## run A
==> flow/design.v (excerpt) <==
module matvecmult(
    CLK,
    RST,
    vector_x,
    vector_b,
    vector_y,
    Q,
    A,
    finish
);
input               CLK;
input               RST;
input       [127:0]	vector_x;
input       [127:0]	vector_b;
output  reg [127:0]	vector_y;
input       [127:0]	Q;
output  reg [3:0]   A;
output  reg         finish;
integer i;
integer j;
reg [7:0] vector_x_w[0:15],vector_x_r[0:15];
reg [7:0] vector_b_w[0:15],vector_b_r[0:15];
reg [7:0] vector_y_w[0:15],vector_y_r[0:15];
reg [7:0] part_matrix_a_w[0:15],part_matrix_a_r[0:15];
reg       finish_w,finish_r;
reg [3:0] counter_w,counter_r;
reg [7:0] temp;
always @(*) begin
    vector_x_w[0] = vector_x[7:0];
    vector_x_w[1] = vector_x[15:8];
    vector_x_w[2] = vector_x[23:16];
    vector_x_w[3] = vector_x[31:24];
    vector_x_w[4] = vector_x[39:32];
    vector_x_w[5] = vector_x[47:40];
    vector_x_w[6] = vector_x[55:48];
    vector_x_w[7] = vector_x[63:56];
    vector_x_w[8] = vector_x[71:64];
    vector_x_w[9] = vector_x[79:72];
    vector_x_w[10] = vector_x[87:80];
    vector_x_w[11] = vector_x[95:88];
    vector_x_w[12] = vector_x[103:96];
    vector_x_w[13] = vector_x[111:104];
    vector_x_w[14] = vector_x[119:112];
    vector_x_w[15] = vector_x[127:120];
    vector_b_w[0] = vector_b[7:0];
    vector_b_w[1] = vector_b[15:8];
    vector_b_w[2] = vector_b[23:16];
    vector_b_w[3] = vector_b[31:24];
    vector_b_w[4] = vector_b[39:32];
    vector_b_w[5] = vector_b[47:40];
    vector_b_w[6] = vector_b[55:48];
    vector_b_w[7] = vector_b[63:56];
    vector_b_w[8] = vector_b[71:64];
    vector_b_w[9] = vector_b[79:72];
    vector_b_w[10] = vector_b[87:80];
    vector_b_w[11] = vector_b[95:88];
    vector_b_w[12] = vector_b[103:96];
    vector_b_w[13] = vector_b[111:104];
    vector_b_w[14] = vector_b[119:112];
    vector_b_w[15] = vector_b[127:120];
    part_matrix_a_w[0] = Q[7:0];
    part_matrix_a_w[1] = Q[15:8];
    part_matrix_a_w[2] = Q[23:16];
  ...
For scale: roughly 130 flip-flops.
export LEC_CHECK = 0
export ABC_AREA = 1
export CAP_MARGIN = 30
export CELL_PAD_IN_SITES_DETAIL_PLACEMENT = 0
export CELL_PAD_IN_SITES_GLOBAL_PLACEMENT = 3
export CORE_ASPECT_RATIO = 0.5
export CORE_MARGIN = 2
export CORE_UTILIZATION = 40
export CTS_CLUSTER_DIAMETER = 247
export CTS_CLUSTER_SIZE = 48
export GPL_ROUTABILITY_DRIVEN = 1
export HOLD_SLACK_MARGIN = 0.28
export MIN_ROUTING_LAYER = met1
export PLACE_DENSITY_LB_ADDON = 0.29
export SETUP_SLACK_MARGIN = -0.76
export SLEW_MARGIN = 20
export TNS_END_PERCENT = 5
create_clock -name core_clock -period 11.2 [get_ports {CLK}]
run.sh (not shown) runs the stock make flow with config.mk's settings and CLKGATE_MAP_FILE=.
In the summary table, run A is marked failed, with error FLW-0024 raised in global placement.
> inputs changed (run A -> run B)
# run A
export LEC_CHECK = 0
export ABC_AREA = 1
export CAP_MARGIN = 30
export CELL_PAD_IN_SITES_DETAIL_PLACEMENT = 0
export CELL_PAD_IN_SITES_GLOBAL_PLACEMENT = 3
export CORE_ASPECT_RATIO = 0.5
export CORE_MARGIN = 2
export CORE_UTILIZATION = 40
export CTS_CLUSTER_DIAMETER = 247
export CTS_CLUSTER_SIZE = 48
export GPL_ROUTABILITY_DRIVEN = 1
export HOLD_SLACK_MARGIN = 0.28
export MIN_ROUTING_LAYER = met1
export PLACE_DENSITY_LB_ADDON = 0.29
export SETUP_SLACK_MARGIN = -0.76
export SLEW_MARGIN = 20
export TNS_END_PERCENT = 5
create_clock -name core_clock -period 11.2 [get_ports {CLK}]
# run B
export LEC_CHECK = 0
export ABC_AREA = 0
export CAP_MARGIN = 30
export CELL_PAD_IN_SITES_DETAIL_PLACEMENT = 0
export CORE_MARGIN = 2
export CORE_UTILIZATION = 58
export CTS_CLUSTER_SIZE = 61
export GPL_ROUTABILITY_DRIVEN = 1
export MIN_ROUTING_LAYER = met1
export PLACE_DENSITY = 0.58
export SETUP_SLACK_MARGIN = 0.16
export SLEW_MARGIN = 20
export TNS_END_PERCENT = 65
create_clock -name core_clock -period 5.71 [get_ports {CLK}]
==> comparison <==
From the logs: run B reached the end of the flow and failed the layout checks with negative setup slack. Floorplan die area: lower on run B. Per the comparison of run B with run A, share of synthesized area occupied by flip-flops and latches climbed 1.5 points; synthesized area decreased 8.8%.
Changes in run C relative to run B:
# run B
export LEC_CHECK = 0
export ABC_AREA = 0
export CAP_MARGIN = 30
export CELL_PAD_IN_SITES_DETAIL_PLACEMENT = 0
export CORE_MARGIN = 2
export CORE_UTILIZATION = 58
export CTS_CLUSTER_SIZE = 61
export GPL_ROUTABILITY_DRIVEN = 1
export MIN_ROUTING_LAYER = met1
export PLACE_DENSITY = 0.58
export SETUP_SLACK_MARGIN = 0.16
export SLEW_MARGIN = 20
export TNS_END_PERCENT = 65
create_clock -name core_clock -period 5.71 [get_ports {CLK}]
# run C
export LEC_CHECK = 0
export CAP_MARGIN = 20
export CORE_MARGIN = 2
export CORE_UTILIZATION = 10
export SLEW_MARGIN = 20
create_clock -name core_clock -period 11.1 [get_ports {CLK}]
### Flow results
Run C completed every stage of the flow, and the final layout passed the timing, design-rule and antenna checks. Run C against run B: proportion of cell area occupied by registers comparable; post-layout period usage of the worst path now smaller. Between run B and run C, total iterations of the first detailed-routing run is lower for run C, run B comes in above that. Diff run B and run C: half-perimeter wire length of the detailed placement result lower in run B. Compare run B and run C | quantity of gates resized following cts lower: run C. Higher core utilization was reported by run B, not run C. The clock skew was comparable across run B and run C.
> inputs changed (run C -> run D)
# run C
export LEC_CHECK = 0
export CAP_MARGIN = 20
export CORE_MARGIN = 2
export CORE_UTILIZATION = 10
export SLEW_MARGIN = 20
create_clock -name core_clock -period 11.1 [get_ports {CLK}]
# run D
export LEC_CHECK = 0
export CAP_MARGIN = 20
export CORE_MARGIN = 2
export CORE_UTILIZATION = 57
export CTS_CLUSTER_DIAMETER = 285
export SETUP_SLACK_MARGIN = -0.58
export SLEW_MARGIN = 20
create_clock -name core_clock -period 8.75 [get_ports {CLK}]
==> results <==
Every stage of run D finished as expected; the final checks, on the other hand, flagged negative setup slack, which means the layout fails. Run D vs run C: met1 layer wirelength in the final routing down by more than a quarter. Between run D and run C, the total standard cell area after synthesis does not differ in any meaningful way. Against run C, total length of routed wires in run D fell by more than a quarter. Run C → run D: logic gate fraction of the total cell area shows an increase of 6.1 points; post-route fraction of the period consumed by the critical path rose 12 points; half-perimeter wire length after detailed placement decreased by 42 mm relative to the old numbers; total of plain and repair buffers excluding clock buffers now sits higher.
--- input diff run D..run E ---
# run D
export LEC_CHECK = 0
export CAP_MARGIN = 20
export CORE_MARGIN = 2
export CORE_UTILIZATION = 57
export CTS_CLUSTER_DIAMETER = 285
export SETUP_SLACK_MARGIN = -0.58
export SLEW_MARGIN = 20
create_clock -name core_clock -period 8.75 [get_ports {CLK}]
# run E
export LEC_CHECK = 0
export CAP_MARGIN = 20
export CORE_MARGIN = 2
export CORE_UTILIZATION = 56
export CTS_CLUSTER_SIZE = 83
export SETUP_SLACK_MARGIN = -0.66
export SLEW_MARGIN = 20
create_clock -name core_clock -period 7.1 [get_ports {CLK}]
Results
- Although run D finished all stages, its layout failed final checks on negative setup slack.
- Although it ran to completion, run E produced a layout that fails the final checks because of negative setup slack.
- Run E vs run D — half-perimeter wire length after placement dropped slightly
- Looking at finished layout cell area, run E sits about 3% higher than run D does.
- Non-clock buffering overhead in the final layout: run E vs run D down 1.1 points
- Compared with run D, in run E worst hold-check slack fell 0.0081 ns; cell area after placement about even.
- Of run E and run D, it is run E that has the lower required time of the critical path.
- In run E relative to run D, instance count after placement with tap cells included had gone down slightly.
